==> flow/design.v (excerpt) <==
module ALU_Top #(parameter width = 16 ,
                   Arith_width = width + width ,
                   Logic_width = width,	
                   CMP_width   = width,
                   Shift_width = width)(
input wire [width-1:0] A,
input wire [width-1:0] B,
input wire CLK,
input wire RST,
input wire [3:0] ALU_FUN,
output wire [Arith_width-1:0]  Arith_OUT,
output wire                    Carry_OUT,
output wire                    Arith_Flag,
output wire [Logic_width-1:0]  Logic_OUT,  
output wire                    Logic_Flag,
output wire [CMP_width-1:0]    CMP_OUT,    
output wire                    CMP_Flag,
output wire [Shift_width-1:0]  Shift_OUT,
output wire                    Shift_Flag
);
make LEC_CHECK=0 CAP_MARGIN=40 CELL_PAD_IN_SITES_DETAIL_PLACEMENT=0 CORE_ASPECT_RATIO=0.81 CORE_MARGIN=2 CORE_UTILIZATION=38 CTS_CLUSTER_DIAMETER=332 CTS_CLUSTER_SIZE=100 GPL_TIMING_DRIVEN=1 PLACE_DENSITY=0.67 SLEW_MARGIN=5 TNS_END_PERCENT=50 finish   # period 154.0 ns
run.sh (not shown) runs the stock make flow with config.mk's settings and CLKGATE_MAP_FILE=.
Edit:
CAP_MARGIN = 0   (was 40)
CELL_PAD_IN_SITES_DETAIL_PLACEMENT = 1   (was 0)
CORE_ASPECT_RATIO = 0.83   (was 0.81)
CORE_UTILIZATION = 18   (was 38)
CTS_CLUSTER_DIAMETER = 388   (was 332)
CTS_CLUSTER_SIZE = unset   (was 100)
MIN_ROUTING_LAYER = met2   (was unset)
PLACE_DENSITY = unset   (was 0.67)
PLACE_DENSITY_LB_ADDON = 0.08   (was unset)
SLEW_MARGIN = 20   (was 5)
TNS_END_PERCENT = 75   (was 50)
After rerunning: Global-route usage went up by 1.3 points; worst setup slack gets worse by 10000 ps; via count went up by 38%; synthesized cell count is unchanged; fmax went down by 7.7%; cell count went up by 22%; hold slack gets worse by 250 ps; sequential share of layout area went down by 0.16 points; non-clock buffer count went up by 27.

========
run 1:
ALU_Top again, from the RTL that the note above started with.
Settings: LEC_CHECK=0, CAP_MARGIN=0, CELL_PAD_IN_SITES_DETAIL_PLACEMENT=2, CORE_ASPECT_RATIO=0.81, CORE_MARGIN=2, CORE_UTILIZATION=18, GPL_TIMING_DRIVEN=1, PLACE_DENSITY_LB_ADDON=0.08, SLEW_MARGIN=20, TNS_END_PERCENT=50; clock period 154.0 ns.
Run 1 reached the end of the flow, and the finished layout is clean on the timing, DRC and antenna checks.
Changes in run 2 relative to run 1:
- CELL_PAD_IN_SITES_DETAIL_PLACEMENT now 0, was 2
- CORE_UTILIZATION now 58, was 18
- PLACE_DENSITY_LB_ADDON no longer set, was 0.08
- CAP_MARGIN now 25, was 0
- the clock period (ns, I/O delays scaled along) now 77.1, was 154.0
## What came out
- Placeable core region shrinks by more than half when moving from run 1 to run 2.
- Run 2: GRT-0232 in 5_1_grt -> run aborted
- Sort run 2 and run 1 by number of setup buffers added after CTS asc -> top: run 1
- The number of hold buffers added after CTS of run 1 and that of run 2 are within noise of each other.
- Number of cells after detailed placement down 330 in run 2 wrt run 1
- Die outline height was higher in run 1 than in run 2.
- Per the comparison of run 2 with run 1, floorplan die area moved down; initial core utilization moved up; count of cells resized by post-cts repair moved up; cell area reported after detailed placement moved up; total number of placement rows moved down.
- Compare run 2 and run 1 | half-perimeter wire length of the detailed placement result lower: run 2
Relative to run 2, the following input files were edited for run 3:
- removing CELL_PAD_IN_SITES_DETAIL_PLACEMENT (formerly 0)
- changing TNS_END_PERCENT from 50 to 5
- removing CORE_ASPECT_RATIO (formerly 0.81)
- changing CAP_MARGIN from 25 to 20
- removing GPL_TIMING_DRIVEN (formerly 1)
- changing the clock period (ns, I/O delays scaled along) from 77.1 to 84.7
==> results <==
[run 3] horizontal die dimension fell about 10% relative to run 2
In terms of number of buffers added to fix hold violations after cts, run 2 and run 3 differ only marginally.
There was hardly any difference in total cell area reported by yosys after synthesis between run 2 and run 3.
Compare run 3 and run 2 | row count lower: run 2
Run 3: PASS, flow complete, no timing, DRC or antenna violations
Compared with run 2, run 3 shows a lower count of cells resized by post-cts repair.
Half-perimeter wire length after placement delta (run 3 − run 2): favourable
The vertical die dimension number comes out lower for run 2 vs run 3.
Run 2 → run 3: core box area flat; fraction of registers with async set/reset flat.
### run 3 -> run 4
- ABC_AREA: unset -> 1
- CTS_CLUSTER_SIZE: unset -> 10
- TNS_END_PERCENT: 5 -> unset
- CORE_UTILIZATION: 58 -> 72
- the clock period (ns, I/O delays scaled along): 84.7 -> 41.7
==> results <==
Run 4 is listed as incomplete: the tool reported an error in 3_5_place_dp and the run ended there. The multiplexer area fraction after synthesis number comes out higher for run 3 vs run 4. Looking at synthesized-area fraction occupied by ao, oa, aoi and oai cells, run 4 sits 9.9 points lower than run 3 does. From run 3 to run 4 the numbers moved as follows: post-synthesis share of cell area spent on and, or, nand and nor gates went up by 5.2 points; chip area estimate from yosys synthesis went down by about 3.3%; count of standard-cell rows went down by about 12%; global placer's final weighted congestion went up by about 4.5%; die area went down by 22%. Taking run 4 as 1.0, run 3 lands at 0.899 on synthesized cell count.
#### Input delta (run 5 over run 4)
- ABC_AREA no longer set, was 1
- CORE_UTILIZATION now 40, was 72
- CTS_CLUSTER_SIZE no longer set, was 10
- the clock period (ns, I/O delays scaled along) now 92.7, was 41.7
==> comparison <==
- Run 5 went all the way through synthesis, placement and routing and the layout is clean on timing, DRC and antenna.
- Looking at xor and xnor fraction of the mapped netlist area, run 5 sits 0.99 points above run 4.
- Against run 4, run 5 comes in 10% lower on cell count after synthesis.
- Taking run 4 as the reference, in run 5 area after synthesis up 1500 sq um, number of placement rows picked up an extra 36%, die area moved up.
- When run 5 is set beside run 4, its core outline area turns out to be about 90% larger.
- Looking at core utilization before placement, run 5 sits 32 points lower than run 4 does.
- Sort run 5 and run 4 by horizontal die size desc -> top: run 5

========
run A:
ALU_Top again, from the RTL that the note above started with.
clock: 70.9 ns
lec_check: 0
abc_area: 1
cap_margin: 25
cell_pad_in_sites_detail_placement: 0
core_aspect_ratio: 0.81
core_margin: 2
core_utilization: 58
gpl_timing_driven: 1
hold_slack_margin: 0.29
slew_margin: 20
tns_end_percent: 50
Status(run A) = ERROR, stage = global routing
Edits applied to the flow inputs when going from run A to run B:
==> flow/config.mk <==
export PLATFORM = sky130hd
export DESIGN_NAME = ALU_Top
export DESIGN_NICKNAME = ALU_Top
export VERILOG_FILES = /design/flow/design.v
export SDC_FILE = /design/flow/constraint.sdc
export NUM_CORES = 4
export LEC_CHECK = 0
export CAP_MARGIN = 20
export CORE_MARGIN = 2
export CORE_UTILIZATION = 34
export SLEW_MARGIN = 20
==> flow/constraint.sdc <==
create_clock -name core_clock -period 92.7 [get_ports {CLK}]
set_input_delay 18.5400 -clock core_clock [delete_from_list [all_inputs] [get_ports {CLK}]]
set_output_delay 18.5400 -clock core_clock [all_outputs]
set_load 0.01 [all_outputs]
==> comparison <==
- Lower combined area of all synthesized cells was reported by run A, not run B.
- Run B reports a lower initial core utilization than run A does.
- The cell count listed in synth_stat.txt number comes out lower for run B vs run A.
- Run B does better than run A on setup slack after placement.
- Run B was carried through to the last stage, and its layout satisfied the timing, DRC and antenna checks.
- Of run B and run A, run A shows the higher count of instances resized after the clock tree is built, with run B below it.
- From run A to run B the numbers moved as follows: instance count of the mapped netlist shrank by 10%; mean post-synth cell area grew by 15%.
Modified inputs, run C compared to run B
-- flow/config.mk --
<<< run B, line 7
export LEC_CHECK = 0
export CAP_MARGIN = 20
export CORE_MARGIN = 2
export CORE_UTILIZATION = 34
export SLEW_MARGIN = 20
>>> run C, line 7
export LEC_CHECK = 0
export ABC_AREA = 1
export CAP_MARGIN = 20
export CORE_MARGIN = 2
export CORE_UTILIZATION = 72
export SLEW_MARGIN = 20
export TNS_END_PERCENT = 5
==> flow/constraint.sdc <==
create_clock -name core_clock -period 41.7 [get_ports {CLK}]
set_input_delay 8.3400 -clock core_clock [delete_from_list [all_inputs] [get_ports {CLK}]]
set_output_delay 8.3400 -clock core_clock [all_outputs]
set_load 0.01 [all_outputs]
- Run C: DPL-0033 in detailed placement -> run aborted
- Run C against run B: cell count listed in synth_stat.txt rose about 11%, summed instance area of the synthesized netlist fell about 3.3%, instance tally after logic synthesis rose about 11%, site row count fell about 33%.
- Run B -> run C: number of enable-type register cells in the synthesized netlist flat
- Comparing run C against run B, there is no change at all in post-synthesis register bit count.
- In run C the xor and xnor fraction of the mapped netlist area turned out 0.99 points lower than in run B.
- Effective utilization at floorplan (run C over run B): increase, 39 points
- As of run C, synthesis area per yosys had fallen by a few percent compared to run B.
- Where area of the chip is concerned, run B is outperformed by run C.
Here is what was changed in the inputs of run D compared with run C.
-- flow/config.mk --
<<< run C, line 10
export CORE_MARGIN = 2
export CORE_UTILIZATION = 72
export SLEW_MARGIN = 20
export TNS_END_PERCENT = 5
>>> run D, line 10
export CORE_MARGIN = 2
export CORE_UTILIZATION = 69
export SLEW_MARGIN = 20
Findings:
Run D did not run to completion, as it errored out during clock tree synthesis.
Seen in the log of run C: DPL-0033 during detailed placement, after which the run never completed.
As far as distinct cell type count after synthesis goes, run D and run C are indistinguishable; the numbers are identical.
Summary of run D over run C: final weighted congestion in routability-driven placement decreased by 0.98% relative to the old numbers, area reported by Yosys stat closely matched the old numbers, core area increased by 2800 µm² relative to the old numbers.
Count of buffers from port buffering: run C vs run D identical
Diff run D..run C | synthesized cell count | unchanged
Re AND-OR/OR-AND share of the synthesized area: no difference whatsoever between run C and run D.
Number of placement rows: higher on run D
Diff run C -> run D: die span in y grew by 5.4 µm, area enclosed by the die boundary grew by 4.3%.
Any difference in area after synthesis between run C and run D is small enough to ignore.
Relative to run D, the following input files were edited for run E:
-- flow/config.mk --
<<< run D, line 7
export LEC_CHECK = 0
export ABC_AREA = 1
export CAP_MARGIN = 20
export CORE_MARGIN = 2
export CORE_UTILIZATION = 69
export SLEW_MARGIN = 20
>>> run E, line 7
export LEC_CHECK = 0
export CAP_MARGIN = 20
export CORE_MARGIN = 2
export CORE_UTILIZATION = 53
export SLEW_MARGIN = 20
==> flow/constraint.sdc <==
create_clock -name core_clock -period 76.9 [get_ports {CLK}]
set_input_delay 15.3800 -clock core_clock [delete_from_list [all_inputs] [get_ports {CLK}]]
set_output_delay 15.3800 -clock core_clock [all_outputs]
set_load 0.01 [all_outputs]
Findings:
Status for run E and run D: no clean run
Run D did not make it past clock tree synthesis, where a tool error ended it.
Looking at synthesized chip area reported by yosys, run E sits about 3.4% higher than run D does.
Of run E and run D, run E shows the lower starting density of the core, with run D above it.
Run E — tally of unique sky130hd cells used after synthesis about 33% higher, run D as reference
Going from run D to run E, the die area was enlarged.
Changes observed in run E relative to run D: vertical die dimension picked up an extra about 16%, final weighted congestion in routability-driven placement lost about 9%, synthesized area picked up an extra 3.4%.
> inputs changed (run E -> run F)
-- flow/config.mk --
<<< run E, line 9
export CORE_MARGIN = 2
export CORE_UTILIZATION = 53
export SLEW_MARGIN = 20
>>> run F, line 9
export CORE_MARGIN = 2
export CORE_UTILIZATION = 40
export SLEW_MARGIN = 20
==> flow/constraint.sdc <==
create_clock -name core_clock -period 95.0 [get_ports {CLK}]
set_input_delay 19.0000 -clock core_clock [delete_from_list [all_inputs] [get_ports {CLK}]]
set_output_delay 19.0000 -clock core_clock [all_outputs]
set_load 0.01 [all_outputs]
Results
Run F completed; timing, DRC and antenna clean
Fraction of the core area occupied by cells at floorplan delta for run F relative to run E: 13 points lower
Area: run F vs run E -> run F smaller
Relative to run E, the number of cells after detailed placement measured on run F has decreased by more than 10%.
For run F, the critical path startpoint was B[1], unlike run E, where it was B[8].
Run E → run F: average size of a mapped cell held steady, cell count shrank by 1449.
Run F vs run E: core occupancy in the finished layout down
